<file path="design.v">
module IIR(clk, rst, Start, load, DIn, RAddr, data_done, WEN, Yn, WAddr, Finish);
	parameter n = 16;
	parameter m = 20;
	input clk, rst;
	input Start;
	input data_done;
	input [n-1:0]DIn;
	output WEN, load;
	output Finish;
	output [n-1:0]Yn;
	output [m-1:0]RAddr;
	output [m-1:0]WAddr;
	wire control_state;
	control_FSM control(
		.clk(clk), .rst(rst),
		.start(Start), .data_done(data_done), .load(load), .RAddr(RAddr), .state(control_state)
	);
	datapath dp(
		.clk(clk), .rst(rst),
		.command(control_state), .RAddr(RAddr), .DIn(DIn), .WEN(WEN), .Yn(Yn), .WAddr(WAddr), .finish(Finish)
	);
endmodule
module control_FSM(clk, rst, start, data_done, load, RAddr, state);
	parameter m = 20;
	parameter idle = 1'b0;
	parameter read = 1'b1;
	input clk, rst, start, data_done;
	output load, state;
	output [m-1:0]RAddr;
	reg load, state;
	reg [m-1:0]RAddr;
	reg next_load, next_state;
	reg [m-1:0]next_RAddr;
	always@(*) begin
		next_state = idle;
		next_load = 1'b0;
		next_RAddr = 0;
		case(state)
			idle: begin
				next_state = idle;
				next_RAddr = 0;
				next_load = 1'b0;
				if(start) begin
					next_state = read;
					next_RAddr = 0;
					next_load = 1'b1;
				end
			end
			read: begin
				next_state = read;
				next_RAddr = RAddr + 1;
				next_load = 1'b1;
				if(data_done) begin
					next_state = idle;
					next_RAddr = 0;
					next_load = 1'b0;
				end
			end
		endcase
	end
	always@(posedge clk or posedge rst) begin  
		if(rst)begin
			state <= 1'b0;
			load <= 1'b0;
			RAddr <= {m{1'b0}};
		end else begin
			state <= next_state;
			load <= next_load;
			RAddr <= next_RAddr;
		end
	end
endmodule
module datapath(clk, rst, command, RAddr, DIn, WEN, Yn, WAddr, finish);
	parameter idle = 1'b0;
	parameter write = 1'b1;
	parameter n = 16;
	parameter m = 20;
	input clk, rst, command;
	input [m-1:0]RAddr;
	input [n-1:0]DIn;
	output WEN, finish;
	output [n-1:0]Yn;
	output [m-1:0]WAddr;
	reg WEN, finish, state;
	reg [m-1:0]WAddr;
	reg next_WEN, next_finish, next_state;
	reg [m-1:0]next_WAddr;
	reg [n-1:0]x0, x1, x2, x3, x4, x5;
	reg [n-1:0]y0, y1, y2, y3, y4;
	wire [n-1:0]next_x0, next_x1, next_x2, next_x3, next_x4, next_x5;
	wire [n-1:0]next_y0, next_y1, next_y2, next_y3, next_y4;
	wire [n+6:0]a0, a1, a2, a3, a4, a5, b0, a_all;
	wire [n+8:0]b1, b2, b3, b4, b_all;
	wire [n-1:0]DIn_fix = ~command ? {n{1'b0}} : DIn;
	wire [n-1:0]x0_abs, x1_abs, x2_abs, x3_abs, x4_abs, x5_abs;
	wire [n-1:0]y0_abs, y1_abs, y2_abs, y3_abs, y4_abs;
	assign x0_abs = x0[n-1] ? (~x0 + 1) : x0;
	assign x1_abs = x1[n-1] ? (~x1 + 1) : x1;
	assign x2_abs = x2[n-1] ? (~x2 + 1) : x2;
	assign x3_abs = x3[n-1] ? (~x3 + 1) : x3;
	assign x4_abs = x4[n-1] ? (~x4 + 1) : x4;
	assign x5_abs = x5[n-1] ? (~x5 + 1) : x5;
	assign y0_abs = y0[n-1] ? (~y0 + 1) : y0;
	assign y1_abs = y1[n-1] ? (~y1 + 1) : y1;
	assign y2_abs = y2[n-1] ? (~y2 + 1) : y2;
	assign y3_abs = y3[n-1] ? (~y3 + 1) : y3;
	assign y4_abs = y4[n-1] ? (~y4 + 1) : y4;
	assign a_all = (x0[n-1] ? (~a0 + 1) : a0) +
				   (x1[n-1] ? (~a1 + 1) : a1) +
				   (x2[n-1] ? (~a2 + 1) : a2) +
				   (x3[n-1] ? (~a3 + 1) : a3) +
				   (x4[n-1] ? (~a4 + 1) : a4) +
				   (x5[n-1] ? (~a5 + 1) : a5) +
				   (y0[n-1] ? (~b0 + 1) : b0);
	assign b_all = (y1[n-1] ? b1 : (~b1 + 1)) +
				   (y2[n-1] ? (~b2 + 1) : b2) +
				   (y3[n-1] ? b3 : (~b3 + 1)) +
				   (y4[n-1] ? (~b4 + 1) : b4);
	assign Yn = a_all[n+6:7] + {b_all[n+8], b_all[n+5:7]};
	assign a0 = {x0_abs[n-1],
				( {x0_abs[n-2:0], 7'd0} >> 6 )+
				( {x0_abs[n-2:0], 7'd0} >> 9 )+
				( {x0_abs[n-2:0], 7'd0} >> 10)+
				( {x0_abs[n-2:0], 7'd0} >> 11)+
				( {x0_abs[n-2:0], 7'd0} >> 12)+
				( {x0_abs[n-2:0], 7'd0} >> 13) };
	assign a1 = {x1_abs[n-1],
				( {x1_abs[n-2:0], 7'd0} >> 6 )+
				( {x1_abs[n-2:0], 7'd0} >> 8 )+
				( {x1_abs[n-2:0], 7'd0} >> 10)+
				( {x1_abs[n-2:0], 7'd0} >> 11)+
				( {x1_abs[n-2:0], 7'd0} >> 14) };
	assign a2 = {x2_abs[n-1],
				( {x2_abs[n-2:0], 7'd0} >> 5 )+
				( {x2_abs[n-2:0], 7'd0} >> 8 )+
				( {x2_abs[n-2:0], 7'd0} >> 9 )+
				( {x2_abs[n-2:0], 7'd0} >> 11)+
				( {x2_abs[n-2:0], 7'd0} >> 14) };
	assign a3 = {x3_abs[n-1],
				( {x3_abs[n-2:0], 7'd0} >> 5 )+
				( {x3_abs[n-2:0], 7'd0} >> 8 )+
				( {x3_abs[n-2:0], 7'd0} >> 9 )+
				( {x3_abs[n-2:0], 7'd0} >> 11)+
				( {x3_abs[n-2:0], 7'd0} >> 14) };
	assign a4 = {x4_abs[n-1],
				( {x4_abs[n-2:0], 7'd0} >> 6 )+
				( {x4_abs[n-2:0], 7'd0} >> 8 )+
				( {x4_abs[n-2:0], 7'd0} >> 10)+
				( {x4_abs[n-2:0], 7'd0} >> 11)+
				( {x4_abs[n-2:0], 7'd0} >> 14) };
	assign a5 = {x5_abs[n-1],
				( {x5_abs[n-2:0], 7'd0} >> 6 )+
				( {x5_abs[n-2:0], 7'd0} >> 9 )+
				( {x5_abs[n-2:0], 7'd0} >> 10)+
				( {x5_abs[n-2:0], 7'd0} >> 11)+
				( {x5_abs[n-2:0], 7'd0} >> 12)+
				( {x5_abs[n-2:0], 7'd0} >> 13) };
	assign b0 = {y0_abs[n-1],
				( {y0_abs[n-2:0], 7'd0} >> 2 )+
				( {y0_abs[n-2:0], 7'd0} >> 3 )+
				( {y0_abs[n-2:0], 7'd0} >> 8 )+
				( {y0_abs[n-2:0], 7'd0} >> 11)+
				( {y0_abs[n-2:0], 7'd0} >> 13)+
				( {y0_abs[n-2:0], 7'd0} >> 14) };
	assign b1 = {y1_abs[n-1],
				( {2'd0, y1_abs[n-2:0], 7'd0}      )+
				( {2'd0, y1_abs[n-2:0], 7'd0} >> 1 )+
				( {2'd0, y1_abs[n-2:0], 7'd0} >> 3 )+
				( {2'd0, y1_abs[n-2:0], 7'd0} >> 6 )+
				( {2'd0, y1_abs[n-2:0], 7'd0} >> 7 )+
				( {2'd0, y1_abs[n-2:0], 7'd0} >> 8 )+
				( {2'd0, y1_abs[n-2:0], 7'd0} >> 10)+
				( {2'd0, y1_abs[n-2:0], 7'd0} >> 11)+
				( {2'd0, y1_abs[n-2:0], 7'd0} >> 12)+
				( {2'd0, y1_abs[n-2:0], 7'd0} >> 13) };
	assign b2 = {y2_abs[n-1],
				( {2'd0, y2_abs[n-2:0], 7'd0} << 1 )+
				( {2'd0, y2_abs[n-2:0], 7'd0}      )+
				( {2'd0, y2_abs[n-2:0], 7'd0} >> 2 )+
				( {2'd0, y2_abs[n-2:0], 7'd0} >> 4 )+
				( {2'd0, y2_abs[n-2:0], 7'd0} >> 5 )+
				( {2'd0, y2_abs[n-2:0], 7'd0} >> 6 )+
				( {2'd0, y2_abs[n-2:0], 7'd0} >> 7 )+
				( {2'd0, y2_abs[n-2:0], 7'd0} >> 8 ) };
	assign b3 = {y3_abs[n-1],
				( {2'd0, y3_abs[n-2:0], 7'd0} << 2 )+
				( {2'd0, y3_abs[n-2:0], 7'd0} >> 7 )+
				( {2'd0, y3_abs[n-2:0], 7'd0} >> 9 )+
				( {2'd0, y3_abs[n-2:0], 7'd0} >> 10)+
				( {2'd0, y3_abs[n-2:0], 7'd0} >> 12) };
	assign b4 = {y4_abs[n-1],
				( {2'd0, y4_abs[n-2:0], 7'd0} << 1 )+
				( {2'd0, y4_abs[n-2:0], 7'd0} >> 1 )+
				( {2'd0, y4_abs[n-2:0], 7'd0} >> 2 )+
				( {2'd0, y4_abs[n-2:0], 7'd0} >> 7 )+
				( {2'd0, y4_abs[n-2:0], 7'd0} >> 13)+
				( {2'd0, y4_abs[n-2:0], 7'd0} >> 14) };
	assign next_x0 = x1;
	assign next_x1 = x2;
	assign next_x2 = x3;
	assign next_x3 = x4;
	assign next_x4 = x5;
	assign next_x5 = DIn_fix;
	assign next_y0 = y1;
	assign next_y1 = y2;
	assign next_y2 = y3;
	assign next_y3 = y4;
	assign next_y4 = Yn;
	always@(*) begin
		next_state = idle;
		next_WEN = 1'b0;
		next_finish = 1'b0;
		next_WAddr = {m{1'b0}};
		case(state)
			idle: begin
				next_state = idle;
				next_WEN = 1'b0;
				next_finish = 1'b0;
				next_WAddr = {m{1'b0}};
				if(command) begin
					next_state = write;
					next_WEN = 1'b1;
					next_finish = 1'b0;
					next_WAddr = {m{1'b0}};
				end
			end
			write: begin
				next_state = write;
				next_WEN = 1'b1;
				next_finish = 1'b0;
				next_WAddr = RAddr;
				if(~command) begin
					next_state = idle;
					next_WEN = 1'b0;
					next_finish = 1'b1;
					next_WAddr = {m{1'b0}};
				end
			end
		endcase
	end
	always@(posedge clk or posedge rst) begin  
		if(rst)begin
			state <= 1'b0;
			WEN <= 1'b0;
			finish <= 1'b0;
			WAddr <= {m{1'b0}};
			x0 <= {n{1'b0}};
			x1 <= {n{1'b0}};
			x2 <= {n{1'b0}};
			x3 <= {n{1'b0}};
			x4 <= {n{1'b0}};
			x5 <= {n{1'b0}};
			y0 <= {n{1'b0}};
			y1 <= {n{1'b0}};
			y2 <= {n{1'b0}};
			y3 <= {n{1'b0}};
			y4 <= {n{1'b0}};
		end else begin
			state <= next_state;
			WEN <= next_WEN;
			finish <= next_finish;
			WAddr <= next_WAddr;
			x0 <= next_x0;
			x1 <= next_x1;
			x2 <= next_x2;
			x3 <= next_x3;
			x4 <= next_x4;
			x5 <= next_x5;
			y0 <= next_y0;
			y1 <= next_y1;
			y2 <= next_y2;
			y3 <= next_y3;
			y4 <= next_y4;
		end
	end
endmodule
</file>
<file path="run.sh">
#!/bin/bash
# the make line also repeats each setting of config.mk as NAME=value (left out here)
make -C /OpenROAD-flow-scripts/flow DESIGN_CONFIG=/design/flow/config.mk WORK_HOME=/design/flow/orfs CLKGATE_MAP_FILE= finish
</file>
<file path="config.mk">
export PLATFORM = sky130hd
export DESIGN_NAME = IIR
export DESIGN_NICKNAME = IIR
export VERILOG_FILES = /design/flow/design.v
export SDC_FILE = /design/flow/constraint.sdc
export NUM_CORES = 4
export LEC_CHECK = 0
export ABC_AREA = 1
export CAP_MARGIN = 20
export CELL_PAD_IN_SITES_GLOBAL_PLACEMENT = 0
export CORE_MARGIN = 2
export CORE_UTILIZATION = 72
export CTS_CLUSTER_DIAMETER = 272
export GPL_TIMING_DRIVEN = 1
export HOLD_SLACK_MARGIN = -0.07
export MAX_ROUTING_LAYER = met4
export PLACE_DENSITY = 0.64
export SETUP_SLACK_MARGIN = -0.2
export SLEW_MARGIN = 20
</file>
<file path="constraint.sdc">
create_clock -name core_clock -period 13.0 [get_ports {clk}]
set_input_delay 2.6000 -clock core_clock [delete_from_list [all_inputs] [get_ports {clk}]]
set_output_delay 2.6000 -clock core_clock [all_outputs]
set_load 0.01 [all_outputs]
</file>
==> job_summary.md, run 1 <==
### Yosys + OpenROAD results

| Metric | Value |
|---|---|
| Most frequent cell after synthesis | inv_1 |
| Post-Place Cell Area | 55600 µm² |
| Mapped Nets | 7191 |
| Async SR Flop Fraction | 1.00 |
| Post-Synth Adder-Cell Area | 0.372 |
| Core Region | approximately 64000 µm² |
| Synth flops | 219 |
| Die X | 258 µm |
| # rows | about 93 |
| Yosys chip area | 46600 µm² |
| And+or+nand+nor area frac | 0.208 |
| Top Ports | between 70 and 80 |
| Clk sinks | 219 |
| Outcome | aborted with a tool error |
| EDFF count, synth | 0 |
| Die Size | roughly 67000 µm² |
| PortBufs | 78 |
| Clock Tree Root | clkbuf_16 |
| Post-detail-place hpwl | approximately 130000 µm |
| Post-CTS Hold Fix Bufs | 0 |
| MUX area fraction | 0 |
| AO/OA Area Share | 0.0801 |
| Top post-synthesis cells by count | inv_1 (1278), nand2_1 (1114), ha_1 (545) |
| Top cells by area | fa_1 (22%), ha_1 (15%), dfrtp_1 (12%) |
| Post-synth seq share | 0.118 |
| Gr ovfl total | ~1100 |
| Ys cells | between 6000 and 7000 |
| Netlist cell types | 70 |
| Xor/xnor share | 0.113 |
| Final RePlAce weighted congestion | 1.05 |
| Cells after synthesis | ~6100 |
| Err | [ERROR GRT-0232] Routing congestion too high. Check the congestion heatmap in the GUI. |
| Synthesized cell area | roughly 47000 µm² |
| Largest family of logic cells by area | adder cells |
| Area share, top type | 0.225 |
| Die height | between 200 and 300 µm |
| H-tree depth | 1 |
| Cell type with the largest total area | fa_1 |
| FP Util | 0.725 |
| Syn. warnings | 2 |
| Total Routing Usage GR | 0.841 |
| Clk buf depth | 3 |
| Synth Flop Type | dfrtp_1 |
| CTS Buf Count | 27 |
| Syn avg cell area | ~7.6 µm² |
| Dpl ws | -1.46 ns |
| Stop stage | 5_1_grt |
[metal layers]
layer / overflow / track usage
met5: - / -
met4: 309 / 0.852
met3: 54 / 0.667
met2: 717 / 1.01
met1: 23 / 0.807
[stage by stage]
| step | instances | hold slack, ns | util | TNS (ns) |
|---|---|---|---|---|
| 2_1_floorplan | 6103 | 0.349 | - | -0.187 |
| 3_3_place_gp | 7980 | 0.365 | 0.866 | -4.71 |
| 3_5_place_dp | 7980 | 0.374 | 0.866 | -7.61 |
| 4_1_cts | 8076 | 0.406 | 0.907 | -5.31 |
[repair_timing]
action,CTS
endpoints found under the setup margin,15
gates resized,338
setup buffers,55
cloned,0
pin swaps,172
==> run 2, diff against run 1 <==
ABC_AREA = default   (was 1)
CELL_PAD_IN_SITES_GLOBAL_PLACEMENT = default   (was 0)
CTS_CLUSTER_DIAMETER = default   (was 272)
CTS_CLUSTER_SIZE = 49   (was default)
GPL_TIMING_DRIVEN = default   (was 1)
HOLD_SLACK_MARGIN = default   (was -0.07)
MAX_ROUTING_LAYER = default   (was met4)
PLACE_DENSITY = 0.66   (was 0.64)
SETUP_SLACK_MARGIN = 1.6   (was -0.2)
clock period = 16.0 ns   (was 13.0 ns; I/O delays follow)
==> run 2 against run 1 <==
Net effect: now fails the layout checks on negative setup slack; die size shrank 5.2%; synthesized cell count shrank 20%; synthesized area shrank 5.3%.
==> job_summary.md, run 2 <==
### Yosys + OpenROAD results

| Metric | Value |
|---|---|
| Mapped Nets | 5944 (-17%) |
| Final hold viol count | 0 |
| RSZ-0062 raised after global routing | yes |
| Area share, top type | 0.237 (+0.0125) |
| Routed WL per cell | 20.5 µm |
| Min-Delay Endpoint | dp.y1[1]$_DFF_PP0_ |
| # rows | 90 (-3.2%) |
| Post-synth seq share | 0.124 (+0.00655) |
| Crit-path leading delay family | adder cells |
| Drt total wl | 120000 µm |
| Die Size | 63200 µm² (-5.2%) |
| DRC | 0 |
| Clk sinks | 219 (unchanged) |
| Buf/Inv on CP | 9 |
| Final worst setup slack | -0.143 ns |
| Crit Path Class | flop to primary output |
| CP dominant cell by count | fa_1 |
| Post-Synth Adder-Cell Area | 0.392 (+0.0207) |
| Gr ovfl total | 0 |
| Syn avg cell area | 9.08 µm² (+19%) |
| Drt pass-1 iters | 8 |
| Tally of OpenROAD warnings | 36 |
| Hold path depth | 0 |
| CTS tree | built |
| Critical path's largest stage delay | between 0.5 and 0.6 ns |
| MUX area fraction | 0.00471 (+0.00471) |
| Core Region | 60500 µm² (-5.9%) |
| Yosys chip area | 44100 µm² (-5.3%) |
| Setup TNS | -0.143 ns |
| Synthesized cell area | 44100 µm² (-5.3%) |
| Finished Layout Cells | between 5000 and 6000 |
| # placed instances | 5729 (-28%) |
| Via Count | between 30000 and 40000 |
| Die X | 251 µm (-2.6%) |
| Worst Path Required | between 10 and 15 ns |
| EDFF count, synth | 0 (unchanged) |
| Post-detail-place hpwl | 95100 µm (-24%) |
| Total Routing Usage GR | 0.374 |
| Reg2Reg Depth | 51 |
| Die height | 251 µm (-2.6%) |
| Initial DRC Count | 3324 |
| Xor/xnor share | 0.133 (+0.0204) |
| Register Area | 5490 µm² |
| Clk latency of the worst-skew pair | 0.58 ns |
| Number of global-route vias before repair | about 36000 |
| H-tree depth | 1 (unchanged) |
| Util after Layout | 0.815 |
| Synth-to-Final Area Change | 11.7% |
| Ys cells | 4856 (-20%) |
| Logic area | roughly 37000 µm² |
| Cell type with the largest total area | fa_1 |
| Synth flops | 219 (unchanged) |
| Worst setup path end | Yn[15] |
| First-pass GRT wire length | roughly 190000 µm |
| PortBufs | 78 (unchanged) |
| CTS Buf Count | 25 (-7.4%) |
| Least-Margin Pin Slew | slightly above 1 ns |
| Post-CTS Hold Fix Bufs | 0 (unchanged) |
| Levels on crit path | ~51 |
| Synth Flop Type | dfrtp_1 |
| Outcome | failed layout checks |
| Async SR Flop Fraction | 1.00 (unchanged) |
| Fin crit period | about 16 ns |
| And+or+nand+nor area frac | 0.134 (-0.0739) |
| FP Util | 0.729 (+0.00448) |
| Slew Limit Fails | 0 |
| Crit end category | primary output |
| Worst reg2reg path startpoint | dp.x5[4]$_DFF_PP0_ |
| Cells after synthesis | 4856 (-20%) |
| Max Clk Rate | 61.9 MHz |
| Fin crit share | 1.01 |
| Top Ports | 79 (unchanged) |
| CP Max Fanout | 4 |
| Netlist cell types | 96 (+37%) |
| Most frequent cell after synthesis | inv_1 |
| Final Net Count | 6142 |
| Max_slew headroom | 0.323 |
| Clk_skew | about 0.018 ns |
| Slowest CP cell | or4_4 |
| Crit path DAT | around 13 ns |
| Startpoint Class | flop |
| CP Launch Point | dp.x5[4]$_DFF_PP0_ |
| AO/OA Area Share | 0.148 (+0.0680) |
| Top cells by area | fa_1 (24%), ha_1 (15%), dfrtp_1 (12%) |
| Top post-synthesis cells by count | inv_1 (668), ha_1 (545), fa_1 (523) |
| Clk buf depth | 3 (unchanged) |
| Largest net degree at the start of global routing | approximately 79 |
| Post-Place Cell Area | 46400 µm² (-17%) |
| Layout fillers | roughly 3900 |
| Flop2flop setup slack | between 3 and 4 ns |
| Syn. warnings | 2 (unchanged) |
| Largest family of logic cells by area | adder cells |
| Clk slew on worst S/H paths | 0.06 ns |
| Antenna-violating nets left | 0 |
| Layout violations | negative setup slack |
| Max_cap viols | 0 |
| Final Cell Area | 49300 µm² |
| Clock Tree Root | clkbuf_16 |
| Reg-to-reg endpoint | dp.y4[15]$_DFF_PP0_ |
| Worst hold path type | flop to flop |
| Final RePlAce weighted congestion | 0.985 (-5.8%) |
| Hold path start | dp.y2[1]$_DFF_PP0_ |
| # setup viols final | 1 |
| Initial antenna violation count | 3 |
| Vias per cell | just over 6 |
-- run 2: repair_timing --
action                     4_1_cts  5_1_grt
setup endpoints to repair       12       14
gates resized                  161      158
buffers inserted                46       33
pin swaps                       76       84
-- run 2: layout make-up --
| class | instances | share of cell area |
|---|---|---|
| tap | 782 | 0.0199 |
| timing repair buffer | 242 | 0.0409 |
| clock inverter | 12 | 0.00315 |
| antenna | 3 | 0.000152 |
| clock buffer | 33 | 0.0143 |
| sequential | 219 | 0.111 |
| multi-input combinational | 3896 | 0.759 |
| inverter | 670 | 0.0513 |
-- run 2: metrics by stage --
step | hold slack (ns) | setup WS, ns
3_3_place_gp | 0.362 | 0.298
2_1_floorplan | 0.349 | 1.26
6_report | 0.375 | -0.143
3_5_place_dp | 0.362 | 0.0828
4_1_cts | 0.376 | 0.351
5_1_grt | 0.405 | -0.484
-- run 2: routing by layer --
layer | track usage | part of all wire
met1 | 0.518 | 0.42
met2 | 0.593 | 0.46
met3 | 0.0935 | 0.088
met4 | 0.0920 | 0.031
met5 | 0 | 0.000092
==> run 3, diff against run 2 <==
ABC_AREA = 1   (was default)
CELL_PAD_IN_SITES_GLOBAL_PLACEMENT = 0   (was default)
CTS_CLUSTER_DIAMETER = 272   (was default)
CTS_CLUSTER_SIZE = default   (was 49)
GPL_TIMING_DRIVEN = 1   (was default)
HOLD_SLACK_MARGIN = -0.07   (was default)
MAX_ROUTING_LAYER = met4   (was default)
PLACE_DENSITY = 0.64   (was 0.66)
SETUP_SLACK_MARGIN = 1.73   (was 1.6)
TNS_END_PERCENT = 5   (was default)
clock period = 8.8 ns   (was 16.0 ns; I/O delays follow)
==> run 3 against run 2 <==
Net effect: the flow now stops in 4_1_cts; die size is 5.5% higher; synthesized area up 5.6%; synthesized cell count grew 26%.
==> job_summary.md, run 3 <==
### Yosys + OpenROAD results

| Metric | Value |
|---|---|
| Die Size | 66700 µm² (+5.5%) |
| # rows | 93 (+3.3%) |
| Post-Synth Adder-Cell Area | 0.372 (-0.0207) |
| Mapped Nets | 7191 (+21%) |
| Cell type with the largest total area | fa_1 |
| Most frequent cell after synthesis | inv_1 |
| Synth flops | 219 (unchanged) |
| FP Util | 0.725 (-0.00448) |
| # placed instances | 8704 (+52%) |
| Largest family of logic cells by area | adder cells |
| Async SR Flop Fraction | 1.00 (unchanged) |
| Die X | 258 µm (+2.7%) |
| EDFF count, synth | 0 (unchanged) |
| Die height | 258 µm (+2.7%) |
| Yosys chip area | 46600 µm² (+5.6%) |
| And+or+nand+nor area frac | 0.208 (+0.0739) |
| Area share, top type | 0.225 (-0.0125) |
| Top post-synthesis cells by count | inv_1 (1278), nand2_1 (1114), ha_1 (545) |
| Synthesized cell area | 46600 µm² (+5.6%) |
| Outcome | aborted with a tool error |
| Post-Place Cell Area | 61700 µm² (+33%) |
| Final RePlAce weighted congestion | 1.11 (+12%) |
| Syn avg cell area | 7.63 µm² (-16%) |
| Synth Flop Type | dfrtp_1 |
| Post-synth seq share | 0.118 (-0.00655) |
| Top cells by area | fa_1 (22%), ha_1 (15%), dfrtp_1 (12%) |
| Top Ports | 79 (unchanged) |
| PortBufs | 78 (unchanged) |
| Post-detail-place hpwl | 165000 µm (+74%) |
| Ys cells | 6103 (+26%) |
| MUX area fraction | 0 (-0.00471) |
| Stop stage | 4_1_cts |
| Err | [ERROR DPL-0038] Utilization greater than 100%, impossible to legalize |
| Netlist cell types | 70 (-27%) |
| Syn. warnings | 2 (unchanged) |
| AO/OA Area Share | 0.0801 (-0.0680) |
| Cells after synthesis | 6103 (+26%) |
| Dpl ws | -4.69 ns (-4.77 ns) |
| Core Region | 64200 µm² (+6.2%) |
| Xor/xnor share | 0.113 (-0.0204) |
==> run 4, diff against run 3 <==
CELL_PAD_IN_SITES_GLOBAL_PLACEMENT = default   (was 0)
CORE_UTILIZATION = 69   (was 72)
CTS_CLUSTER_DIAMETER = 355   (was 272)
CTS_CLUSTER_SIZE = 99   (was default)
GPL_TIMING_DRIVEN = default   (was 1)
HOLD_SLACK_MARGIN = default   (was -0.07)
MAX_ROUTING_LAYER = default   (was met4)
PLACE_DENSITY = 0.42   (was 0.64)
SETUP_SLACK_MARGIN = default   (was 1.73)
TNS_END_PERCENT = 10   (was 5)
clock period = 10.3 ns   (was 8.8 ns; I/O delays follow)
==> run 4 against run 3 <==
Net effect: synthesized area did not move; die size rose by 4.3%; the flow stops in 5_1_grt; synthesized cell count did not move.
==> job_summary.md, run 4 <==
### Yosys + OpenROAD results

| Metric | Value |
|---|---|
| Outcome | aborted with a tool error |
| Stop stage | 5_1_grt |
| Err | [ERROR GRT-0116] Global routing finished with congestion. Check the congestion regions in the DRC Viewer. |
| Gr ovfl total | 509 |
| Syn. warnings | 2 (unchanged) |
| Largest family of logic cells by area | adder cells |
| Cell type with the largest total area | fa_1 |
| Post-Place Cell Area | 61200 µm² (-0.75%) |
| Synthesized cell area | 46600 µm² (unchanged) |
| Die height | 264 µm (+2.1%) |
| Post-CTS Hold Fix Bufs | 0 |
| Die X | 264 µm (+2.1%) |
| Syn avg cell area | 7.63 µm² (unchanged) |
| Clock Tree Root | clkbuf_16 |
| Die Size | 69600 µm² (+4.3%) |
| Final RePlAce weighted congestion | 1.01 (-8.6%) |
| # rows | 95 (+2.2%) |
| Clk buf depth | 3 |
| H-tree depth | 1 |
| Xor/xnor share | 0.113 (unchanged) |
| Async SR Flop Fraction | 1.00 (unchanged) |
| CTS Buf Count | 6 |
| Synth flops | 219 (unchanged) |
| Synth Flop Type | dfrtp_1 |
| Total Routing Usage GR | 0.828 |
| # placed instances | 8686 (-0.21%) |
| Cells after synthesis | 6103 (unchanged) |
| Ys cells | 6103 (unchanged) |
| Top cells by area | fa_1 (22%), ha_1 (15%), dfrtp_1 (12%) |
| Post-synth seq share | 0.118 (unchanged) |
| Post-Synth Adder-Cell Area | 0.372 (unchanged) |
| Netlist cell types | 70 (unchanged) |
| And+or+nand+nor area frac | 0.208 (unchanged) |
| Most frequent cell after synthesis | inv_1 |
| Top Ports | 79 (unchanged) |
| Mapped Nets | 7191 (unchanged) |
| MUX area fraction | 0 (unchanged) |
| Area share, top type | 0.225 (unchanged) |
| PortBufs | 78 (unchanged) |
| Top post-synthesis cells by count | inv_1 (1278), nand2_1 (1114), ha_1 (545) |
| AO/OA Area Share | 0.0801 (unchanged) |
| Dpl ws | -3.38 ns (+1.31 ns) |
| Core Region | 67000 µm² (+4.4%) |
| Clk sinks | about 220 |
| EDFF count, synth | 0 (unchanged) |
| Post-detail-place hpwl | 146000 µm (-11%) |
| Yosys chip area | 46600 µm² (unchanged) |
| FP Util | 0.694 (-0.0304) |
[run 4: layer usage]
metal	GRT overflow	GRT usage
met1	30	0.818
met2	274	0.974
met3	29	0.707
met4	175	0.817
met5	1	0.475
[run 4: timing repair]
action	in CTS
buffers inserted	39
gates resized	289
cloned	0
pin swaps	153
setup endpoints to repair	29
[run 4: metrics by stage]
stage / hold WS (ns) / utilization
floorplan: 0.349 / -
global placement: 0.365 / 0.914
detailed placement: 0.370 / 0.914
CTS: 0.410 / 0.940
==> run 5, diff against run 4 <==
ABC_AREA = default   (was 1)
CELL_PAD_IN_SITES_DETAIL_PLACEMENT = 2   (was default)
CELL_PAD_IN_SITES_GLOBAL_PLACEMENT = 0   (was default)
CORE_MARGIN = 5   (was 2)
CORE_UTILIZATION = 61   (was 69)
CTS_CLUSTER_DIAMETER = default   (was 355)
CTS_CLUSTER_SIZE = default   (was 99)
GPL_TIMING_DRIVEN = 0   (was default)
MAX_ROUTING_LAYER = met4   (was default)
PLACE_DENSITY = default   (was 0.42)
PLACE_DENSITY_LB_ADDON = 0.21   (was default)
TNS_END_PERCENT = default   (was 10)
clock period = 21.7 ns   (was 10.3 ns; I/O delays follow)
==> run 5 against run 4 <==
Net effect: the flow stops in 3_5_place_dp; die size grew 12%; synthesized area decreased by 5.3%; synthesized cell count is 20% lower.
==> job_summary.md, run 5 <==
### Yosys + OpenROAD results

| Metric | Value |
|---|---|
| Ys cells | 4856 (-20%) |
| Mapped Nets | 5944 (-17%) |
| PortBufs | 78 (unchanged) |
| Area share, top type | 0.237 (+0.0125) |
| EDFF count, synth | 0 (unchanged) |
| AO/OA Area Share | 0.148 (+0.0680) |
| Post-Synth Adder-Cell Area | 0.392 (+0.0207) |
| MUX area fraction | 0.00471 (+0.00471) |
| Final RePlAce weighted congestion | 0.988 (-2.5%) |
| Most frequent cell after synthesis | inv_1 |
| Cells after synthesis | 4856 (-20%) |
| Top Ports | 79 (unchanged) |
| Die Size | 77800 µm² (+12%) |
| And+or+nand+nor area frac | 0.134 (-0.0739) |
| Cell type with the largest total area | fa_1 |
| Top cells by area | fa_1 (24%), ha_1 (15%), dfrtp_1 (12%) |
| Syn avg cell area | 9.08 µm² (+19%) |
| Die height | 279 µm (+5.7%) |
| Err | Error: detail_place.tcl, 38 bad optional access |
| Core Region | 71600 µm² (+6.8%) |
| Xor/xnor share | 0.133 (+0.0204) |
| Largest family of logic cells by area | adder cells |
| Netlist cell types | 96 (+37%) |
| Synth flops | 219 (unchanged) |
| Die X | 279 µm (+5.7%) |
| Stop stage | 3_5_place_dp |
| Yosys chip area | 44100 µm² (-5.3%) |
| Outcome | aborted with a tool error |
| # rows | 98 (+3.2%) |
| Top post-synthesis cells by count | inv_1 (668), ha_1 (545), fa_1 (523) |
| FP Util | 0.616 (-0.0786) |
| Async SR Flop Fraction | 1.00 (unchanged) |
| Syn. warnings | 2 (unchanged) |
| Post-synth seq share | 0.124 (+0.00655) |
| Synth Flop Type | dfrtp_1 |
| Synthesized cell area | 44100 µm² (-5.3%) |
[run 5: through the flow]
step | hold WS (ns) | worst slack [ns]
after floorplan | 0.349 | 5.11
after global placement | 0.371 | 3.18
==> run 6, diff against run 5 <==
CAP_MARGIN = 15   (was 20)
CELL_PAD_IN_SITES_DETAIL_PLACEMENT = default   (was 2)
CELL_PAD_IN_SITES_GLOBAL_PLACEMENT = default   (was 0)
CORE_MARGIN = 2   (was 5)
CORE_UTILIZATION = 72   (was 61)
CTS_CLUSTER_DIAMETER = 237   (was default)
CTS_CLUSTER_SIZE = 30   (was default)
GPL_TIMING_DRIVEN = default   (was 0)
HOLD_SLACK_MARGIN = 0.29   (was default)
MAX_ROUTING_LAYER = default   (was met4)
PLACE_DENSITY_LB_ADDON = 0.01   (was 0.21)
SETUP_SLACK_MARGIN = 1.71   (was default)
SLEW_MARGIN = 5   (was 20)
clock period = 6.02 ns   (was 21.7 ns; I/O delays follow)
==> run 6 against run 5 <==
Net effect: the run fails in 4_1_cts; synthesized cell count unchanged; synthesized area is the same; die size is 19% lower.
==> job_summary.md, run 6 <==
### Yosys + OpenROAD results

| Metric | Value |
|---|---|
| FP Util | 0.729 (+0.113) |
| Cell type with the largest total area | fa_1 |
| Syn avg cell area | 9.08 µm² (unchanged) |
| Netlist cell types | 96 (unchanged) |
| Synthesized cell area | 44100 µm² (unchanged) |
| AO/OA Area Share | 0.148 (unchanged) |
| Core Region | 60500 µm² (-16%) |
| Die Size | 63200 µm² (-19%) |
| Most frequent cell after synthesis | inv_1 |
| Largest family of logic cells by area | adder cells |
| MUX area fraction | 0.00471 (unchanged) |
| Xor/xnor share | 0.133 (unchanged) |
| Err | [ERROR DPL-0038] Utilization greater than 100%, impossible to legalize |
| PortBufs | 78 (unchanged) |
| Syn. warnings | 2 (unchanged) |
| Post-Place Cell Area | slightly below 60000 µm² |
| EDFF count, synth | 0 (unchanged) |
| Top post-synthesis cells by count | inv_1 (668), ha_1 (545), fa_1 (523) |
| Synth Flop Type | dfrtp_1 |
| Stop stage | 4_1_cts |
| # rows | 90 (-8.2%) |
| Post-synth seq share | 0.124 (unchanged) |
| Async SR Flop Fraction | 1.00 (unchanged) |
| Final RePlAce weighted congestion | 1.00 (+1.4%) |
| Ys cells | 4856 (unchanged) |
| And+or+nand+nor area frac | 0.134 (unchanged) |
| Synth flops | 219 (unchanged) |
| Top Ports | 79 (unchanged) |
| Post-Synth Adder-Cell Area | 0.392 (unchanged) |
| Area share, top type | 0.237 (unchanged) |
| Mapped Nets | 5944 (unchanged) |
| Yosys chip area | 44100 µm² (unchanged) |
| Die height | 251 µm (-9.8%) |
| Cells after synthesis | 4856 (unchanged) |
| Outcome | aborted with a tool error |
| Top cells by area | fa_1 (24%), ha_1 (15%), dfrtp_1 (12%) |
| Post-detail-place hpwl | ~150000 µm |
| Die X | 251 µm (-9.8%) |
run 6: per-stage QoR:
| stage | setup slack [ns] | hold WS (ns) | instances |
|---|---|---|---|
| after floorplan | -6.72 | 0.349 | 4856 |
| after global placement | -7.39 | 0.443 | 7248 |
| after detailed placement | -8.09 | 0.445 | 7248 |
==> run 7, diff against run 6 <==
CAP_MARGIN = 20   (was 15)
CELL_PAD_IN_SITES_GLOBAL_PLACEMENT = 0   (was default)
CORE_UTILIZATION = 67   (was 72)
CTS_CLUSTER_DIAMETER = default   (was 237)
CTS_CLUSTER_SIZE = 78   (was 30)
GPL_TIMING_DRIVEN = 1   (was default)
HOLD_SLACK_MARGIN = 0.3   (was 0.29)
MAX_ROUTING_LAYER = met4   (was default)
PLACE_DENSITY_LB_ADDON = default   (was 0.01)
SETUP_SLACK_MARGIN = default   (was 1.71)
SLEW_MARGIN = 20   (was 5)
clock period = 15.1 ns   (was 6.02 ns; I/O delays follow)
==> run 7 against run 6 <==
Net effect: die size is 7.3% higher; the layout now fails its checks (negative setup slack); synthesized cell count did not move; synthesized area unchanged.
==> job_summary.md, run 7 <==
### Yosys + OpenROAD results

| Metric | Value |
|---|---|
| Cells after synthesis | 4856 (unchanged) |
| Top Ports | 79 (unchanged) |
| Layout fillers | about 4700 |
| EDFF count, synth | 0 (unchanged) |
| Reg-to-reg endpoint | dp.y4[15]$_DFF_PP0_ |
| Die X | 261 µm (+3.6%) |
| # setup viols final | 3 |
| Fin crit period | around 16 ns |
| Netlist cell types | 96 (unchanged) |
| Top post-synthesis cells by count | inv_1 (668), ha_1 (545), fa_1 (523) |
| Drt pass-1 iters | 7 |
| Mapped Nets | 5944 (unchanged) |
| Worst setup path end | Yn[15] |
| Gr ovfl total | 0 |
| Routed WL per cell | 18.5 µm |
| Final Net Count | 6408 |
| Crit Path Class | flop to primary output |
| Clk latency of the worst-skew pair | approximately 0.57 ns |
| Max Clk Rate | around 64 MHz |
| Synth-to-Final Area Change | 15.4% |
| Drt total wl | 115000 µm |
| Crit end category | primary output |
| RSZ-0062 raised after global routing | yes |
| H-tree depth | 1 |
| FP Util | 0.673 (-0.0561) |
| Synth Flop Type | dfrtp_1 |
| Worst reg2reg path startpoint | dp.x5[5]$_DFF_PP0_ |
| Clk slew on worst S/H paths | ~0.070 ns |
| PortBufs | 78 (unchanged) |
| Clk sinks | approximately 220 |
| CTS tree | built |
| Die height | 261 µm (+3.6%) |
| CTS Buf Count | 25 |
| Reg2Reg Depth | 51 |
| Final worst setup slack | -0.414 ns |
| Clk buf depth | 3 |
| Min-Delay Endpoint | dp.y2[14]$_DFF_PP0_ |
| Post-detail-place hpwl | 97200 µm (-35%) |
| Slew Limit Fails | 0 |
| Top cells by area | fa_1 (24%), ha_1 (15%), dfrtp_1 (12%) |
| Hold path start | dp.y3[14]$_DFF_PP0_ |
| Flop2flop setup slack | 3.24 ns |
| Dpl ws | -0.492 ns (+7.60 ns) |
| Final hold viol count | 0 |
| Buf/Inv on CP | 10 |
| Post-Synth Adder-Cell Area | 0.392 (unchanged) |
| Layout violations | negative setup slack |
| First-pass GRT wire length | roughly 180000 µm |
| Async SR Flop Fraction | 1.00 (unchanged) |
| Syn. warnings | 2 (unchanged) |
| Total Routing Usage GR | 0.351 |
| Outcome | failed layout checks |
| Least-Margin Pin Slew | between 1 and 1.5 ns |
| Crit-path leading delay family | adder cells |
| Clock Tree Root | clkbuf_16 |
| Yosys chip area | 44100 µm² (unchanged) |
| Ys cells | 4856 (unchanged) |
| Setup TNS | -0.445 ns |
| Initial antenna violation count | 2 |
| Max_slew headroom | 0.300 |
| Tally of OpenROAD warnings | 35 |
| Vias per cell | 5.88 |
| Most frequent cell after synthesis | inv_1 |
| MUX area fraction | 0.00471 (unchanged) |
| Fin crit share | 1.03 |
| Max_cap viols | 0 |
| Number of global-route vias before repair | about 36000 |
| Critical path's largest stage delay | approximately 0.56 ns |
| And+or+nand+nor area frac | 0.134 (unchanged) |
| CP Max Fanout | 4 |
| # rows | 94 (+4.4%) |
| Crit path DAT | ~12 ns |
| Slowest CP cell | or4_4 |
| Cell type with the largest total area | fa_1 |
| Worst hold path type | flop to flop |
| Initial DRC Count | between 2000 and 2500 |
| CP dominant cell by count | fa_1 |
| AO/OA Area Share | 0.148 (unchanged) |
| CP Launch Point | dp.x5[5]$_DFF_PP0_ |
| Largest family of logic cells by area | adder cells |
| Largest net degree at the start of global routing | 79 |
| Synth flops | 219 (unchanged) |
| Final RePlAce weighted congestion | 0.973 (-2.9%) |
| Die Size | 67900 µm² (+7.3%) |
| Startpoint Class | flop |
| Hold path depth | 0 |
| Post-CTS Hold Fix Bufs | 0 |
| DRC | 0 |
| Area share, top type | 0.237 (unchanged) |
| Clk_skew | around 0.017 ns |
| Post-synth seq share | 0.124 (unchanged) |
| Antenna-violating nets left | 0 |
| Syn avg cell area | 9.08 µm² (unchanged) |
| Xor/xnor share | 0.133 (unchanged) |
| Core Region | 65500 µm² (+8.3%) |
| Via Count | roughly 36000 |
| Worst Path Required | 12.08 ns |
| Levels on crit path | ~52 |
| Synthesized cell area | 44100 µm² (unchanged) |
[run 7: final cells by class]
class / instances / area (µm²) / share of cell area
repair buffers: 508 / 4030 / 0.0792
flip-flops and latches: 219 / 5480 / 0.108
inverters: 670 / 2520 / 0.0496
diodes: 1 / 2.50 / 0.0000492
multi-input cells: 3896 / 36900 / 0.725
clock buffers: 28 / 657 / 0.0129
well taps: 864 / 1080 / 0.0212
clock inverters: 17 / 245 / 0.00482
[run 7: routing by layer]
layer,wire [µm],vias up,part of all wire,track usage
li1,-,17438,-,-
met2,54700,959,0.48,0.564
met5,0,-,0,-
met4,2900,0,0.025,0.0765
met1,50100,17912,0.44,0.475
met3,6980,182,0.061,0.0493
[run 7: repair_timing]
item	in CTS	in global routing
setup endpoints to repair	7	9
pin swaps	119	83
buffers inserted	34	13
gates resized	129	104
[run 7: stage by stage]
stage | util | std cells | instance area, µm² | hold slack [ns]
2_1_floorplan | - | 4856 | 44100 | 0.349
3_3_place_gp | 0.742 | 6113 | 48600 | 0.407
3_5_place_dp | 0.742 | 6113 | 48600 | 0.415
4_1_cts | 0.768 | 6189 | 50300 | 0.416
5_1_grt | 0.777 | 6202 | 50900 | 0.426
6_report | 0.777 | 6203 | 50900 | 0.414
==> run 8, diff against run 7 <==
ABC_AREA = 1   (was default)
CAP_MARGIN = 5   (was 20)
CELL_PAD_IN_SITES_GLOBAL_PLACEMENT = default   (was 0)
CORE_UTILIZATION = 40   (was 67)
CTS_CLUSTER_DIAMETER = 268   (was default)
CTS_CLUSTER_SIZE = default   (was 78)
GPL_TIMING_DRIVEN = 0   (was 1)
HOLD_SLACK_MARGIN = default   (was 0.3)
MIN_ROUTING_LAYER = met2   (was default)
PLACE_DENSITY_LB_ADDON = 0.14   (was default)
SETUP_SLACK_MARGIN = 0.14   (was default)
clock period = 16.0 ns   (was 15.1 ns; I/O delays follow)
==> run 8 against run 7 <==
Net effect: now clean on timing, DRC and antenna; cell count up 27%; critical path type unchanged; non-clock buffer count down 291; synthesized area up 5.6%; worst setup slack better by 0.79 ns; clock skew up 0.0014 ns.
==> job_summary.md, run 8 <==
### Yosys + OpenROAD results

| Metric | Value |
|---|---|
| Critical path's largest stage delay | 0.52 ns (-0.04 ns) |
| Crit-path leading delay family | adder cells |
| Clk sinks | 219 (unchanged) |
| Number of global-route vias before repair | 61235 (+70%) |
| Top cells by area | fa_1 (22%), ha_1 (15%), dfrtp_1 (12%) |
| Clk_skew | 0.0183 ns (+0.00137 ns) |
| Synth-to-Final Area Change | 13.2% |
| Top post-synthesis cells by count | inv_1 (1278), nand2_1 (1114), ha_1 (545) |
| Buf/Inv on CP | 13 (+3) |
| Worst reg2reg path startpoint | dp.x0[0]$_DFF_PP0_ |
| Reg2Reg Depth | 62 (+22%) |
| Area share, top type | 0.225 (-0.0125) |
| Levels on crit path | 61 (+17%) |
| Hold path depth | 0 (unchanged) |
| Crit Path Class | flop to primary output |
| Post-CTS Hold Fix Bufs | 0 (unchanged) |
| Logic area | 37500 µm² (+1.7%) |
| Gr ovfl total | 0 (unchanged) |
| Final Net Count | 7390 (+15%) |
| Mapped Nets | 7191 (+21%) |
| Clk latency of the worst-skew pair | 0.62 ns (+0.05 ns) |
| Syn avg cell area | 7.63 µm² (-16%) |
| Layout fillers | 11790 (+150%) |
| Post-Place Cell Area | 49300 µm² (+1.5%) |
| Post-detail-place hpwl | 122000 µm (+26%) |
| Crit path DAT | 12.43 ns (-0.06 ns) |
| Die X | 345 µm (+32%) |
| Cells after synthesis | 6103 (+26%) |
| Async SR Flop Fraction | 1.00 (unchanged) |
| Ys cells | 6103 (+26%) |
| And+or+nand+nor area frac | 0.208 (+0.0739) |
| Slowest CP cell | fa_1 |
| Yosys chip area | 46600 µm² (+5.6%) |
| Final RePlAce weighted congestion | 1.03 (+6.0%) |
| CTS tree | built |
| Initial DRC Count | 7740 (+230%) |
| CP Max Fanout | 4 (unchanged) |
| Slew Limit Fails | 0 (unchanged) |
| Antenna-violating nets left | 0 (unchanged) |
| Clk buf depth | 3 (unchanged) |
| Top Ports | 79 (unchanged) |
| Core Region | 116000 µm² (+77%) |
| Worst setup path end | Yn[15] |
| Tally of OpenROAD warnings | 33 (-5.7%) |
| Largest family of logic cells by area | adder cells |
| Outcome | complete, no violations |
| PortBufs | 78 (unchanged) |
| FP Util | 0.402 (-0.271) |
| Fin crit period | 15.63 ns |
| Worst hold path type | flop to flop |
| Drt total wl | 146000 µm (+27%) |
| Crit end category | primary output |
| Die height | 345 µm (+32%) |
| Startpoint Class | flop |
| Clk slew on worst S/H paths | 0.07 ns (about the same) |
| Vias per cell | 7.04 (+20%) |
| Hold path start | dp.x2[15]$_DFF_PP0_ |
| Routed WL per cell | 18.5 µm (+0.15%) |
| Post-Synth Adder-Cell Area | 0.372 (-0.0207) |
| MUX area fraction | 0 (-0.00471) |
| Synth flops | 219 (unchanged) |
| Final Cell Area | 52700 µm² (+3.5%) |
| Largest net degree at the start of global routing | 95 (+20%) |
| Most frequent cell after synthesis | inv_1 |
| Final hold viol count | 0 (unchanged) |
| Max_slew headroom | 0.307 (+0.00735) |
| Syn. warnings | 2 (unchanged) |
| DRC | 0 (unchanged) |
| Drt pass-1 iters | 9 (+2) |
| Reg-to-reg endpoint | dp.y4[15]$_DFF_PP0_ |
| H-tree depth | 1 (unchanged) |
| CTS Buf Count | 27 (+8.0%) |
| Hold_ws | 0.376 ns (-0.0377 ns) |
| Flop2flop setup slack | 4.13 ns (+0.89 ns) |
| Cell type with the largest total area | fa_1 |
| Netlist cell types | 70 (-27%) |
| EDFF count, synth | 0 (unchanged) |
| Total Routing Usage GR | 0.379 (+0.0284) |
| AO/OA Area Share | 0.0801 (-0.0680) |
| Via Count | 55352 (+52%) |
| Xor/xnor share | 0.113 (-0.0204) |
| Synthesized cell area | 46600 µm² (+5.6%) |
| Clock Tree Root | clkbuf_16 |
| CP Launch Point | dp.x0[0]$_DFF_PP0_ |
| Initial antenna violation count | 2 (unchanged) |
| Fin crit share | 0.977 (-0.0508) |
| # rows | 125 (+33%) |
| Register Area | 5500 µm² (+0.39%) |
| First-pass GRT wire length | 224000 µm (+22%) |
| # setup viols final | 0 (-3) |
| Least-Margin Pin Slew | 1.03 ns (-0.0184 ns) |
| Min-Delay Endpoint | dp.x1[15]$_DFF_PP0_ |
| RSZ-0062 raised after global routing | yes |
| Synth Flop Type | dfrtp_1 |
| Max Clk Rate | approximately 64 MHz |
| Post-synth seq share | 0.118 (-0.00655) |
| Worst Path Required | 12.80 ns (+0.72 ns) |
| Max_cap viols | 0 (unchanged) |
| Die Size | 119000 µm² (+75%) |
==> run 8: per-layer routing <==
layer,up-vias,track usage,part of all wire
li1,19276,-,-
met1,20839,-,0
met2,14289,0.401,0.48
met3,948,0.564,0.46
met4,0,0.0224,0.056
met5,-,-,0
==> run 8: per-stage QoR <==
step / setup slack, ns / instances / setup TNS [ns] / utilization
6_report: 0.374 / 7868 / 0 / 0.455
5_1_grt: -0.169 / 7856 / -0.169 / 0.455
4_1_cts: 0.0583 / 7763 / 0 / 0.438
3_5_place_dp: -1.02 / 7707 / -1.68 / 0.426
3_3_place_gp: -0.995 / 7705 / -1.69 / 0.425
2_1_floorplan: 2.04 / 6103 / 0 / -
==> run 8: cell type report <==
type	count	share of cell area
diodes	22	0.00104
plain buffers	47	0.00544
clock buffers	29	0.0132
clock inverters	20	0.00525
inverters	1304	0.0933
multi-input cells	4533	0.712
flip-flops and latches	219	0.104
well taps	1524	0.0362
repair buffers	170	0.0292
==> run 8: timing repair <==
action                                  4_1_cts  5_1_grt
pin swaps                                     6       48
hold endpoints to repair                      0        0
buffers inserted                              7       83
endpoints found under the setup margin       10       12
resized                                      66      286
==> run 9, diff against run 8 <==
ABC_AREA = default   (was 1)
CAP_MARGIN = 20   (was 5)
CELL_PAD_IN_SITES_DETAIL_PLACEMENT = 1   (was default)
CORE_UTILIZATION = 44   (was 40)
CTS_CLUSTER_DIAMETER = 208   (was 268)
GPL_TIMING_DRIVEN = default   (was 0)
HOLD_SLACK_MARGIN = 0.05   (was default)
MAX_ROUTING_LAYER = met5   (was met4)
MIN_ROUTING_LAYER = met1   (was met2)
PLACE_DENSITY_LB_ADDON = 0.01   (was 0.14)
SETUP_SLACK_MARGIN = default   (was 0.14)
SLEW_MARGIN = 15   (was 20)
clock period = 26.8 ns   (was 16.0 ns; I/O delays follow)
==> run 9 against run 8 <==
Net effect: clock skew is 0.0019 ns lower; core utilization is 2.1 points higher; critical path depth is 12 lower; global-route usage is 12 points lower; clock-buffer cell count is 2 higher; wire length is 10% lower; via count is 37% lower; worst setup slack better by 6.1 ns; worst hold slack better by 0.059 ns; die size is 14% lower; register-to-register slack better by 8.7 ns; critical path type unchanged; largest cell class unchanged; highest routed layer is now met5.
==> job_summary.md, run 9 <==
### Yosys + OpenROAD results

| Metric | Value |
|---|---|
| WL met3 | 5510 µm (-92%) |
| Async SR Flop Fraction | 1.00 (unchanged) |
| Most frequent cell after synthesis | inv_1 |
| Top post-synthesis cells by count | inv_1 (668), ha_1 (545), fa_1 (523) |
| Final hold viol count | 0 (unchanged) |
| Netlist cell types | 96 (+37%) |
| Routed WL per cell | 20.9 µm (+13%) |
| Die X | 321 µm (-7.1%) |
| AO/OA Area Share | 0.148 (+0.0680) |
| Vias per cell | 5.55 (-21%) |
| Worst Path Required | 21.44 ns (+8.64 ns) |
| Startpoint Class | flop |
| FP Util | 0.442 (+0.0400) |
| Clk slew on worst S/H paths | 0.06 ns (about the same) |
| And+or+nand+nor area frac | 0.134 (-0.0739) |
| Final Cell Area | 47400 µm² (-10%) |
| Worst setup path end | Yn[15] |
| Synthesized cell area | 44100 µm² (-5.3%) |
| Buf/Inv on CP | 6 (-7) |
| Antenna-violating nets left | 0 (unchanged) |
| Final Net Count | 6021 (-19%) |
| Max Clk Rate | 49.1 MHz |
| # placed instances | 6200 (-20%) |
| Clk sinks | 219 (unchanged) |
| Via Count | 34723 (-37%) |
| CTS tree | built |
| Clk buf depth | 3 (unchanged) |
| Flop2flop setup slack | 12.84 ns (+8.71 ns) |
| Post-Place Cell Area | 46500 µm² (-5.7%) |
| Die height | 321 µm (-7.1%) |
| First-pass GRT wire length | 208000 µm (-7.3%) |
| MUX area fraction | 0.00471 (+0.00471) |
| Crit Path Class | flop to primary output |
| Total Routing Usage GR | 0.257 (-0.122) |
| Tally of OpenROAD warnings | 31 (-6.1%) |
| Util after Layout | 0.476 (+0.0205) |
| Drt total wl | 131000 µm (-10%) |
| Finished Layout Cells | 6252 (-21%) |
| # setup viols final | 0 (unchanged) |
| Synth Flop Type | dfrtp_1 |
| EDFF count, synth | 0 (unchanged) |
| Met1 Wirelength | 65700 µm (+65700 µm) |
| Yosys chip area | 44100 µm² (-5.3%) |
| Initial DRC Count | 1701 (-78%) |
| Die Size | 103000 µm² (-14%) |
| Syn. warnings | 2 (unchanged) |
| Synth-to-Final Area Change | 7.57% |
| Hold path depth | 0 (unchanged) |
| Syn avg cell area | 9.08 µm² (+19%) |
| Mapped Nets | 5944 (-17%) |
| CTS Buf Count | 26 (-3.7%) |
| Cells after synthesis | 4856 (-20%) |
| Layout fillers | 11652 (-1.2%) |
| DR top layer | met5 |
| Hold path start | dp.y1[12]$_DFF_PP0_ |
| PostCTS Resize Cnt | 0 (-100%) |
| Outcome | complete, no violations |
| Largest net degree at the start of global routing | 87 (-8.4%) |
| Max_slew headroom | 0.259 (-0.0476) |
| Fin crit share | 0.759 (-0.217) |
| Slew Limit Fails | 0 (unchanged) |
| Post-Synth Adder-Cell Area | 0.392 (+0.0207) |
| RSZ-0062 raised after global routing | no |
| Clk_skew | 0.0164 ns (-0.00190 ns) |
| Initial antenna violation count | 5 (+3) |
| Setup bufs post-CTS | 0 (-7) |
| PortBufs | 78 (unchanged) |
| Register Area | 5480 µm² (-0.36%) |
| Number of global-route vias before repair | 36394 (-41%) |
| Fin crit period | a little over 20 ns |
| Final RePlAce weighted congestion | 0.939 (-9.0%) |
| Post-detail-place hpwl | 114000 µm (-6.4%) |
| Top cells by area | fa_1 (24%), ha_1 (15%), dfrtp_1 (12%) |
| Worst hold path type | flop to flop |
| Min-Delay Endpoint | dp.y0[12]$_DFF_PP0_ |
| Area share, top type | 0.237 (+0.0125) |
| CP Launch Point | dp.x5[3]$_DFF_PP0_ |
| Ys cells | 4856 (-20%) |
| # rows | 116 (-7.2%) |
| Crit end category | primary output |
| Logic area | 35800 µm² (-4.5%) |
| Cell type with the largest total area | fa_1 |
| Levels on crit path | 49 (-20%) |
| Top Ports | 79 (unchanged) |
| Clock Tree Root | clkbuf_16 |
| Crit path DAT | 14.99 ns (+2.56 ns) |
| Reg-to-reg endpoint | dp.y4[15]$_DFF_PP0_ |
| Post-CTS Hold Fix Bufs | 0 (unchanged) |
| Critical path's largest stage delay | 0.95 ns (+0.43 ns) |
| Max_cap viols | 0 (unchanged) |
| Least-Margin Pin Slew | 1.10 ns (+0.0708 ns) |
| Slowest CP cell | nor4_1 |
| Core Region | 99700 µm² (-14%) |
| Largest family of logic cells by area | adder cells |
| DRC | 0 (unchanged) |
| Xor/xnor share | 0.133 (+0.0204) |
| Setup TNS | 0 ns (unchanged) |
| Reg2Reg Depth | 48 (-23%) |
| Gr ovfl total | 0 (unchanged) |
| Worst reg2reg path startpoint | dp.x5[3]$_DFF_PP0_ |
| Post-synth seq share | 0.124 (+0.00655) |
| Clk latency of the worst-skew pair | 0.56 ns (-0.06 ns) |
| CP Max Fanout | 7 (+3) |
| H-tree depth | 1 (unchanged) |
| Crit-path leading delay family | adder cells |
| Metal2 WL | 57300 µm (-19%) |
| Drt pass-1 iters | 5 (-4) |
| Synth flops | 219 (unchanged) |
| CP dominant cell by count | fa_1 |
-- run 9: metrics by stage --
| stage | hold slack, ns | setup WS, ns |
|---|---|---|
| after floorplan | 0.349 | 9.19 |
| after global placement | 0.428 | 7.26 |
| final | 0.436 | 6.45 |
| after detailed placement | 0.427 | 6.91 |
| after global routing | 0.446 | 5.47 |
| after CTS | 0.440 | 6.24 |
-- run 9: cell type report --
| cell class | count | share of cell area |
|---|---|---|
| inverter | 670 | 0.0532 |
| clock inverter | 16 | 0.00274 |
| clock buffer | 31 | 0.0152 |
| sequential | 219 | 0.116 |
| antenna | 2 | 0.000106 |
| tap | 1298 | 0.0342 |
| multi-input combinational | 3896 | 0.755 |
| timing repair buffer | 120 | 0.0236 |
-- run 9: metal layers --
layer  global-route usage  vias up
met5                    0        -
met4               0.0415        2
met1                0.387    17537
met3               0.0318      102
met2                0.400      465
li1                     -    16617
==> run 10, diff against run 9 <==
ABC_AREA = 1   (was default)
CELL_PAD_IN_SITES_DETAIL_PLACEMENT = default   (was 1)
CELL_PAD_IN_SITES_GLOBAL_PLACEMENT = 0   (was default)
CORE_UTILIZATION = 72   (was 44)
CTS_CLUSTER_DIAMETER = 220   (was 208)
GPL_TIMING_DRIVEN = 1   (was default)
HOLD_SLACK_MARGIN = -0.07   (was 0.05)
MAX_ROUTING_LAYER = met4   (was met5)
MIN_ROUTING_LAYER = default   (was met1)
PLACE_DENSITY_LB_ADDON = 0.03   (was 0.01)
SETUP_SLACK_MARGIN = 2.86   (was default)
SLEW_MARGIN = 20   (was 15)
clock period = 10.1 ns   (was 26.8 ns; I/O delays follow)
==> run 10 against run 9 <==
Net effect: the flow now stops in 4_1_cts; synthesized cell count grew 26%; die size shrank 35%; synthesized area grew 5.6%.
==> job_summary.md, run 10 <==
### Yosys + OpenROAD results

| Metric | Value |
|---|---|
| Outcome | aborted with a tool error |
| Stop stage | 4_1_cts |
| Err | [ERROR DPL-0038] Utilization greater than 100%, impossible to legalize |
| Ys cells | 6103 (+26%) |
| Final RePlAce weighted congestion | 1.11 (+18%) |
| # rows | 93 (-20%) |
| Die height | 258 µm (-19%) |
| Top cells by area | fa_1 (22%), ha_1 (15%), dfrtp_1 (12%) |
| Die X | 258 µm (-19%) |
| Synthesized cell area | 46600 µm² (+5.6%) |
| FP Util | 0.725 (+0.283) |
| Post-Synth Adder-Cell Area | 0.372 (-0.0207) |
| Post-detail-place hpwl | 166000 µm (+45%) |
| Top post-synthesis cells by count | inv_1 (1278), nand2_1 (1114), ha_1 (545) |
| Syn avg cell area | 7.63 µm² (-16%) |
| Dpl ws | -3.55 ns (-10.46 ns) |
| Yosys chip area | 46600 µm² (+5.6%) |
| Mapped Nets | 7191 (+21%) |
| MUX area fraction | 0 (-0.00471) |
| Synth Flop Type | dfrtp_1 |
| AO/OA Area Share | 0.0801 (-0.0680) |
| Largest family of logic cells by area | adder cells |
| And+or+nand+nor area frac | 0.208 (+0.0739) |
| Cells after synthesis | 6103 (+26%) |
| Xor/xnor share | 0.113 (-0.0204) |
| # placed instances | 8694 (+40%) |
| Async SR Flop Fraction | 1.00 (unchanged) |
| Post-Place Cell Area | 61600 µm² (+32%) |
| Syn. warnings | 2 (unchanged) |
| Netlist cell types | 70 (-27%) |
| Post-synth seq share | 0.118 (-0.00655) |
| Most frequent cell after synthesis | inv_1 |
| Area share, top type | 0.225 (-0.0125) |
| Core Region | 64200 µm² (-36%) |
| Die Size | 66700 µm² (-35%) |
| EDFF count, synth | 0 (unchanged) |
| Top Ports | 79 (unchanged) |
| Synth flops | 219 (unchanged) |
| PortBufs | 78 (unchanged) |
| Cell type with the largest total area | fa_1 |
==> run 11, diff against run 10 <==
CAP_MARGIN = 40   (was 20)
CELL_PAD_IN_SITES_GLOBAL_PLACEMENT = default   (was 0)
CORE_UTILIZATION = 46   (was 72)
CTS_CLUSTER_DIAMETER = 268   (was 220)
GPL_ROUTABILITY_DRIVEN = 0   (was default)
GPL_TIMING_DRIVEN = 0   (was 1)
HOLD_SLACK_MARGIN = 0.23   (was -0.07)
MIN_ROUTING_LAYER = met2   (was default)
SETUP_SLACK_MARGIN = -1.12   (was 2.86)
TNS_END_PERCENT = 75   (was default)
clock period = 16.0 ns   (was 10.1 ns; I/O delays follow)
==> run 11 against run 10 <==
Net effect: now fails the layout checks on negative setup slack; synthesized area did not move; synthesized cell count did not move; die size rose by 56%.
==> job_summary.md, run 11 <==
### Yosys + OpenROAD results

| Metric | Value |
|---|---|
| Post-detail-place hpwl | 116000 µm (-30%) |
| Cells after synthesis | 6103 (unchanged) |
| Max_slew headroom | 0.311 |
| Clk buf depth | 3 |
| Most frequent cell after synthesis | inv_1 |
| Worst hold path type | flop to flop |
| Largest family of logic cells by area | adder cells |
| Vias per cell | 7.28 |
| Max_cap viols | 0 |
| Setup TNS | -0.766 ns |
| Worst reg2reg path startpoint | dp.x0[15]$_DFF_PP0_ |
| Synth-to-Final Area Change | 8.36% |
| CP Max Fanout | 5 |
| Async SR Flop Fraction | 1.00 (unchanged) |
| Number of global-route vias before repair | roughly 60000 |
| DRC | 0 |
| Util after Layout | 0.504 |
| MUX area fraction | 0 (unchanged) |
| Metal2 WL | roughly 66000 µm |
| Crit-path leading delay family | adder cells |
| Yosys chip area | 46600 µm² (unchanged) |
| CTS Buf Count | 26 |
| FP Util | 0.465 (-0.260) |
| Crit end category | primary output |
| Clk_skew | about 0.045 ns |
| Crit path DAT | 13.11 ns |
| Post-Synth Adder-Cell Area | 0.372 (unchanged) |
| Final worst setup slack | -0.307 ns |
| Final hold viol count | 0 |
| Die X | 322 µm (+25%) |
| CP Launch Point | dp.y1[1]$_DFF_PP0_ |
| # setup viols final | 4 |
| Min-Delay Endpoint | dp.x2[1]$_DFF_PP0_ |
| WL met3 | approximately 63000 µm |
| Largest net degree at the start of global routing | between 100 and 150 |
| Worst Path Required | between 10 and 15 ns |
| Final Net Count | 7338 |
| Drt total wl | between 100000 and 150000 µm |
| First-pass GRT wire length | approximately 220000 µm |
| Slew Limit Fails | 0 |
| Post-Place Cell Area | 49200 µm² (-20%) |
| Tally of OpenROAD warnings | 35 |
| Synth flops | 219 (unchanged) |
| Clk slew on worst S/H paths | around 0.06 ns |
| EDFF count, synth | 0 (unchanged) |
| Antenna-violating nets left | 0 |
| Ys cells | 6103 (unchanged) |
| Post-synth seq share | 0.118 (unchanged) |
| Hold path depth | 0 |
| Slowest CP cell | clkdlybuf4s50_1 |
| Synth Flop Type | dfrtp_1 |
| Syn. warnings | 2 (unchanged) |
| H-tree depth | 1 |
| Initial DRC Count | 8812 |
| Max Clk Rate | between 60 and 70 MHz |
| DR top layer | met4 |
| AO/OA Area Share | 0.0801 (unchanged) |
| Syn avg cell area | 7.63 µm² (unchanged) |
| Reg-to-reg endpoint | dp.y4[15]$_DFF_PP0_ |
| Dpl ws | -0.976 ns (+2.57 ns) |
| Buf/Inv on CP | 9 |
| Hold path start | dp.x3[1]$_DFF_PP0_ |
| CTS tree | built |
| Reg2Reg Depth | between 50 and 60 |
| Via Count | about 55000 |
| Area share, top type | 0.225 (unchanged) |
| Crit Path Class | flop to primary output |
| Flop2flop setup slack | between 3 and 4 ns |
| Gr ovfl total | 0 |
| Fin crit period | between 15 and 20 ns |
| Synthesized cell area | 46600 µm² (unchanged) |
| And+or+nand+nor area frac | 0.208 (unchanged) |
| Top cells by area | fa_1 (22%), ha_1 (15%), dfrtp_1 (12%) |
| Met1 Wirelength | 0 µm |
| Clk latency of the worst-skew pair | ~0.60 ns |
| Drt pass-1 iters | 12 |
| Core Region | 100000 µm² (+56%) |
| Critical path's largest stage delay | approximately 0.85 ns |
| # rows | 116 (+25%) |
| Clock Tree Root | clkbuf_16 |
| Startpoint Class | flop |
| Cell type with the largest total area | fa_1 |
| Netlist cell types | 70 (unchanged) |
| Initial antenna violation count | 1 |
| Routed WL per cell | between 15 and 20 µm |
| Worst setup path end | Yn[13] |
| PortBufs | 78 (unchanged) |
| Fin crit share | 1.02 |
| Top post-synthesis cells by count | inv_1 (1278), nand2_1 (1114), ha_1 (545) |
| Outcome | failed layout checks |
| Xor/xnor share | 0.113 (unchanged) |
| Final Cell Area | ~50000 µm² |
| Hold_ws | roughly 0.38 ns |
| Levels on crit path | between 40 and 50 |
| Layout violations | negative setup slack |
| Top Ports | 79 (unchanged) |
| Least-Margin Pin Slew | 1.03 ns |
| Die Size | 104000 µm² (+56%) |
| Clk sinks | 219 |
| Total Routing Usage GR | 0.425 |
| Die height | 322 µm (+25%) |
| Mapped Nets | 7191 (unchanged) |
## run 11: per-layer routing
layer | GRT usage | vias up
li1 | - | 19229
met5 | - | -
met3 | 0.618 | 1325
met4 | 0.0452 | 0
met2 | 0.453 | 13996
met1 | - | 20726
## run 11: area by class of cell
cell class,instances,area [µm²]
well taps,1298,1620
multi-input cells,4533,36100
diodes,20,50.0
repair buffers,129,1200
flip-flops and latches,219,5480
clock inverters,15,136
fillers,10031,49700
clock buffers,33,728
plain buffers,37,170
inverters,1304,4910
## run 11: per-stage QoR
stage	cells
floorplan	6103
global placement	7479
detailed placement	7499
CTS	7541
global route	7573
finish	7588
## run 11: repair_timing
action	CTS	global route
endpoints found under the hold margin	0	0
buffers inserted	0	12
hold buffers	0	0
resized	8	27
pin swaps	0	3
setup endpoints to repair	1	5
